==> inputs of try-juniper <==
// system_bus
module system_bus
	#(parameter DATA_WIDTH = 8, 
	parameter ADDR_WIDTH = 14, 
	parameter NO_OF_MASTER = 4, 
	parameter NO_OF_SLAVE = 8,
	parameter [NO_OF_SLAVE*ADDR_WIDTH-1:0] SLAVE_BASE_ADDR = {14'd10, 14'd20, 14'd30, 14'd40, 14'd50, 14'd60, 14'd70, 14'd80}, 
	parameter [NO_OF_SLAVE*ADDR_WIDTH-1:0] SLAVE_END_ADDR = {14'd19, 14'd29, 14'd39, 14'd49, 14'd59, 14'd69, 14'd79, 14'd89}
	) 
	(
	input clk,
	input reset_n,
	input [ADDR_WIDTH*NO_OF_MASTER-1:0]  addr_avm, 
	output [DATA_WIDTH*NO_OF_MASTER-1:0]  readdata_avm,
	input [DATA_WIDTH*NO_OF_MASTER-1:0]  writedata_avm, 
	input [NO_OF_MASTER-1:0]  readen_avm,
	input [NO_OF_MASTER-1:0]  writeen_avm,
	output [NO_OF_MASTER-1:0]  readvalid_avm,
	output [NO_OF_MASTER-1:0]  writevalid_avm,
	input [NO_OF_MASTER-1:0]  waitrequest_avm,
	input [4*NO_OF_MASTER-1:0]priority_no,
	output [ADDR_WIDTH*NO_OF_SLAVE-1:0]  addr_avs,
	input [DATA_WIDTH*NO_OF_SLAVE-1:0]  readdata_avs,
  ...
make LEC_CHECK=0 CAP_MARGIN=20 CORE_MARGIN=2 CORE_UTILIZATION=72 PLACE_DENSITY_LB_ADDON=0.0 SETUP_SLACK_MARGIN=1.39 SLEW_MARGIN=20 TNS_END_PERCENT=5 finish   # period 4.87 ns
run.sh (not shown) runs the stock make flow with config.mk's settings and CLKGATE_MAP_FILE=.
==> try-willow: changes against try-juniper <==
- ABC_AREA: default -> 1
- CELL_PAD_IN_SITES_DETAIL_PLACEMENT: default -> 2
- CORE_UTILIZATION: 72 -> 40
- GPL_ROUTABILITY_DRIVEN: default -> 0
- GPL_TIMING_DRIVEN: default -> 0
- MAX_ROUTING_LAYER: default -> met4
- MIN_ROUTING_LAYER: default -> met2
- PLACE_DENSITY: default -> 0.6
- PLACE_DENSITY_LB_ADDON: 0.0 -> default
- SETUP_SLACK_MARGIN: 1.39 -> 0.15
- TNS_END_PERCENT: 5 -> 10
==> flow/constraint.sdc (replaced) <==
create_clock -name core_clock -period 7.0 [get_ports {clk}]
set_input_delay 1.4000 -clock core_clock [delete_from_list [all_inputs] [get_ports {clk}]]
set_output_delay 1.4000 -clock core_clock [all_outputs]
set_load 0.01 [all_outputs]
==> results <==
try-juniper aborted during global routing (5_1_grt), error GRT-0232. try-willow did not get past global routing (5_1_grt) (GRT-0116).
Between try-willow and try-juniper, the lower synthesized area is in try-juniper (gap about 6%, measured against try-juniper).
Between try-willow and try-juniper, the lower synthesized cell count is in try-juniper (gap 21%, measured against try-juniper).
Between try-willow and try-juniper, the lower die area is in try-juniper (gap about 90%, measured against try-juniper).

* * *

==> inputs of run F <==
Starting RTL as in the previous note.
export LEC_CHECK = 0
export CAP_MARGIN = 20
export CORE_MARGIN = 2
export CORE_UTILIZATION = 72
export CTS_CLUSTER_SIZE = 32
export PLACE_DENSITY_LB_ADDON = 0.0
export SETUP_SLACK_MARGIN = 1.32
export SLEW_MARGIN = 20
create_clock -name core_clock -period 4.54 [get_ports {clk}]
==> run G: changes against run F <==
CORE_UTILIZATION = 62   (was 72)
CTS_CLUSTER_SIZE = 29   (was 32)
PLACE_DENSITY = 0.65   (was unset)
PLACE_DENSITY_LB_ADDON = unset   (was 0.0)
SETUP_SLACK_MARGIN = unset   (was 1.32)
SLEW_MARGIN = 30   (was 20)
==> flow/constraint.sdc (replaced) <==
create_clock -name core_clock -period 3.19 [get_ports {clk}]
set_input_delay 0.6380 -clock core_clock [delete_from_list [all_inputs] [get_ports {clk}]]
set_output_delay 0.6380 -clock core_clock [all_outputs]
set_load 0.01 [all_outputs]
==> run M: changes against run F <==
CORE_UTILIZATION = 57   (was 72)
CTS_CLUSTER_SIZE = unset   (was 32)
PLACE_DENSITY_LB_ADDON = unset   (was 0.0)
SETUP_SLACK_MARGIN = unset   (was 1.32)
==> flow/constraint.sdc (replaced) <==
create_clock -name core_clock -period 3.19 [get_ports {clk}]
set_input_delay 0.6380 -clock core_clock [delete_from_list [all_inputs] [get_ports {clk}]]
set_output_delay 0.6380 -clock core_clock [all_outputs]
set_load 0.01 [all_outputs]
==> run summary <==
yosys + openroad results -> Final Hold Violation Tally 3, met1 Use GR 0.4678, post-cts resize count 167, Placer Congestion 0.9774, Final setup viols 17, tool warnings 31, Cell Rows 86, status failed layout checks, cell area after placement 39810 um2, hold_ws -24.68 ps, dpl cells 4829, total grt overflow 0, setup bufs post-CTS 37, pre-CTS setup slack -1127 ps, Tot GR Track Use 0.3635, PnR worst setup slack -156.7 ps, FP Core Util 0.5776, Fail Reasons negative hold slack, negative setup slack, TritonCTS buffer count 68, chip width 240.5 um
The numbers above come from run M.

==> run summary <==
yosys + openroad results -> status failed layout checks, total grt overflow 0, PnR worst setup slack -202.2 ps, Final setup viols 41, met1 Use GR 0.5032, tool warnings 31, pre-CTS setup slack -1168 ps, Fail Reasons negative setup slack, post-cts resize count 174, Tot GR Track Use 0.4013
The numbers above come from run G.

==> run summary <==
run metrics: TritonCTS buffer count 66, chip width 214.4 um, Root Driver clkbuf_16, post-cts resize count 394, Log Error [ERROR GRT-0232] Routing congestion too high. Check the congestion heatmap in the GUI., cell area after placement 37270 um2, Tot GR Track Use 0.8737, status stopped before the end, FP Core Util 0.7258, total grt overflow 371, setup bufs post-CTS a little over 80, dpl cells 4369, pre-CTS setup slack -64.72 ps, Synth area leader dfrtp_1, Cell Rows roughly 77, Placer Congestion 1.026, stage reached global routing
The numbers above come from run F.


* * *

==> inputs of job 3468 <==
Starting RTL as in the previous note.
==> flow/config.mk <==
export PLATFORM = sky130hd
export DESIGN_NAME = system_bus
export DESIGN_NICKNAME = system_bus
export VERILOG_FILES = /design/flow/design.v
export SDC_FILE = /design/flow/constraint.sdc
export NUM_CORES = 4
export LEC_CHECK = 0
export CAP_MARGIN = 20
export CORE_MARGIN = 2
export CORE_UTILIZATION = 66
export CTS_CLUSTER_SIZE = 41
export SETUP_SLACK_MARGIN = -0.2
export SLEW_MARGIN = 20
==> flow/constraint.sdc <==
create_clock -name core_clock -period 3.0 [get_ports {clk}]
set_input_delay 0.6000 -clock core_clock [delete_from_list [all_inputs] [get_ports {clk}]]
set_output_delay 0.6000 -clock core_clock [all_outputs]
set_load 0.01 [all_outputs]
==> job 2321 (differences from job 3468) <==
- CORE_UTILIZATION: 66 -> 26
- CTS_CLUSTER_SIZE: 41 -> not set
- PLACE_DENSITY: not set -> 0.6
- SETUP_SLACK_MARGIN: -0.2 -> not set
==> flow/constraint.sdc (replaced) <==
create_clock -name core_clock -period 5.19 [get_ports {clk}]
set_input_delay 1.0380 -clock core_clock [delete_from_list [all_inputs] [get_ports {clk}]]
set_output_delay 1.0380 -clock core_clock [all_outputs]
set_load 0.01 [all_outputs]
==> job 5154 (differences from job 3468) <==
- CORE_UTILIZATION: 66 -> 58
- CTS_CLUSTER_SIZE: 41 -> not set
- PLACE_DENSITY: not set -> 0.6
- SETUP_SLACK_MARGIN: -0.2 -> not set
==> flow/constraint.sdc (replaced) <==
create_clock -name core_clock -period 2.88 [get_ports {clk}]
set_input_delay 0.5760 -clock core_clock [delete_from_list [all_inputs] [get_ports {clk}]]
set_output_delay 0.5760 -clock core_clock [all_outputs]
set_load 0.01 [all_outputs]
==> job 6601 (differences from job 3468) <==
- CAP_MARGIN: 20 -> 0
- CORE_ASPECT_RATIO: not set -> 0.5
- CORE_UTILIZATION: 66 -> 72
- CTS_CLUSTER_DIAMETER: not set -> 345
- CTS_CLUSTER_SIZE: 41 -> 49
- PLACE_DENSITY: not set -> 0.65
- SETUP_SLACK_MARGIN: -0.2 -> -0.29
==> flow/constraint.sdc (replaced) <==
create_clock -name core_clock -period 2.88 [get_ports {clk}]
set_input_delay 0.5760 -clock core_clock [delete_from_list [all_inputs] [get_ports {clk}]]
set_output_delay 0.5760 -clock core_clock [all_outputs]
set_load 0.01 [all_outputs]
==> results.py <==
# Flow results
metrics = {
    "final_timing": {
        "setup_violations": 51,
        "setup_slack_ns": -0.446,
    },
    "outcome": {
        "failed_checks": "setup timing",
        "status": "finished with violations",
    },
}
Source of the figures above: job 5154

==> results.py <==
# Metrics from the implementation run
metrics = {
    "synthesis": {
        "syn_area_per_cell_um2": 9.31,
        "ys_sh_xor_pct": 2.94,
    },
    "outcome": {
        "failed_stage": "global routing (5_1_grt)",
        "status": "aborted with a tool error",
    },
}
Source of the figures above: job 3468

==> results.py <==
# Flow results
metrics = {
    "outcome": {
        "status": "complete, no violations",
    },
    "synthesis": {
        "floorplan.nets": 3637,
        "simple_gate_share_pct": 25.0,
    },
    "grt": {
        "grtUsageMet1_pct": 22.2,
    },
    "layout": {
        "fin_cells": 5506,
    },
    "die": {
        "tap_cells": 1625,
    },
    "setup_path": {
        "rrSetupSlack_ns": 1.48,
    },
}
Source of the figures above: job 2321

==> results.py <==
# Metrics from the implementation run
metrics = {
    "die": {
        "die_width_um": 302,
    },
    "place": {
        "gp_congestion": 1.05,
    },
    "outcome": {
        "failed_stage": "global routing (5_1_grt)",
        "status": "aborted with a tool error",
    },
    "clocking": {
        "cts_root_buf": "clkbuf_16",
    },
    "synthesis": {
        "yosysSeqAreaShare_pct": 51.9,
    },
}
Source of the figures above: job 6601


* * *

==> inputs of v8 <==
system_bus again, from the RTL that the note above started with.
// system_bus
module system_bus
	#(parameter DATA_WIDTH = 8, 
	parameter ADDR_WIDTH = 14, 
	parameter NO_OF_MASTER = 4, 
	parameter NO_OF_SLAVE = 8,
	parameter [NO_OF_SLAVE*ADDR_WIDTH-1:0] SLAVE_BASE_ADDR = {14'd10, 14'd20, 14'd30, 14'd40, 14'd50, 14'd60, 14'd70, 14'd80}, 
	parameter [NO_OF_SLAVE*ADDR_WIDTH-1:0] SLAVE_END_ADDR = {14'd19, 14'd29, 14'd39, 14'd49, 14'd59, 14'd69, 14'd79, 14'd89}
	) 
	(
	input clk,
	input reset_n,
	input [ADDR_WIDTH*NO_OF_MASTER-1:0]  addr_avm, 
	output [DATA_WIDTH*NO_OF_MASTER-1:0]  readdata_avm,
	input [DATA_WIDTH*NO_OF_MASTER-1:0]  writedata_avm, 
	input [NO_OF_MASTER-1:0]  readen_avm,
	input [NO_OF_MASTER-1:0]  writeen_avm,
	output [NO_OF_MASTER-1:0]  readvalid_avm,
	output [NO_OF_MASTER-1:0]  writevalid_avm,
	input [NO_OF_MASTER-1:0]  waitrequest_avm,
	input [4*NO_OF_MASTER-1:0]priority_no,
	output [ADDR_WIDTH*NO_OF_SLAVE-1:0]  addr_avs,
	input [DATA_WIDTH*NO_OF_SLAVE-1:0]  readdata_avs,
	output [DATA_WIDTH*NO_OF_SLAVE-1:0]  writedata_avs,
	output [NO_OF_SLAVE-1:0]  readen_avs,
	output [NO_OF_SLAVE-1:0]  writeen_avs,
	input [NO_OF_SLAVE-1:0]  readvalid_avs,
	input [NO_OF_SLAVE-1:0]  writevalid_avs,
	output reg [NO_OF_SLAVE-1:0]  waitrequest_avs
	);
	reg [NO_OF_MASTER-1:0] readen_avm_last, writeen_avm_last, readen_avm_reg, writeen_avm_reg;
	reg [NO_OF_MASTER-1:0]  readvalid_avm_reg, readvalid_avm_reg_out, writevalid_avm_reg_out;
	reg [DATA_WIDTH-1:0]  readdata_avm_reg [NO_OF_MASTER-1:0];
	reg [7:0] readvalid_avs_last, writevalid_avs_last;
  ...
make LEC_CHECK=0 ABC_AREA=1 CAP_MARGIN=15 CELL_PAD_IN_SITES_DETAIL_PLACEMENT=1 CELL_PAD_IN_SITES_GLOBAL_PLACEMENT=0 CORE_ASPECT_RATIO=0.61 CORE_MARGIN=4 CORE_UTILIZATION=40 GPL_TIMING_DRIVEN=1 MAX_ROUTING_LAYER=met4 MIN_ROUTING_LAYER=met2 SLEW_MARGIN=5 finish   # period 4.36 ns
==> v21 (differences from v8) <==
CAP_MARGIN = 25   (was 15)
CELL_PAD_IN_SITES_GLOBAL_PLACEMENT = 1   (was 0)
GPL_TIMING_DRIVEN = not set   (was 1)
MIN_ROUTING_LAYER = not set   (was met2)
==> flow/constraint.sdc (replaced) <==
create_clock -name core_clock -period 8.98 [get_ports {clk}]
set_input_delay 1.7960 -clock core_clock [delete_from_list [all_inputs] [get_ports {clk}]]
set_output_delay 1.7960 -clock core_clock [all_outputs]
set_load 0.01 [all_outputs]
==> run_results.csv <==
group,metric,value,unit
place,placed_cell_area,0.0393,mm2
global_route,grt_use_met3,0.0718,
global_route,track_usage,0.287,
place,gp_congestion,1.01,
place,dpl.hpwl,98100,um
run_status,status,"no timing/DRC/antenna violations",
global_route,grt_overflow,0,
global_route,met2_usage,0.396,
place,place_ws,3.37,ns
Source of the figures above: v21

==> run_results.csv <==
group,metric,value,unit
run_status,stop_error,"[ERROR GRT-0116] Global routing finished with congestion. Check the congestion regions in the DRC Viewer.",
logic_synthesis,synth.avg_cell_area,8.16,um2
floorplan,row_count,83,
run_status,lastStage,"5_1_grt",
place,place_ws,-0.173,ns
global_route,track_usage,0.545,
run_status,status,"stopped before the end",
global_route,grt_overflow,170,
place,dpl.hpwl,107000,um
global_route,grt_use_met3,0.737,
Source of the figures above: v8

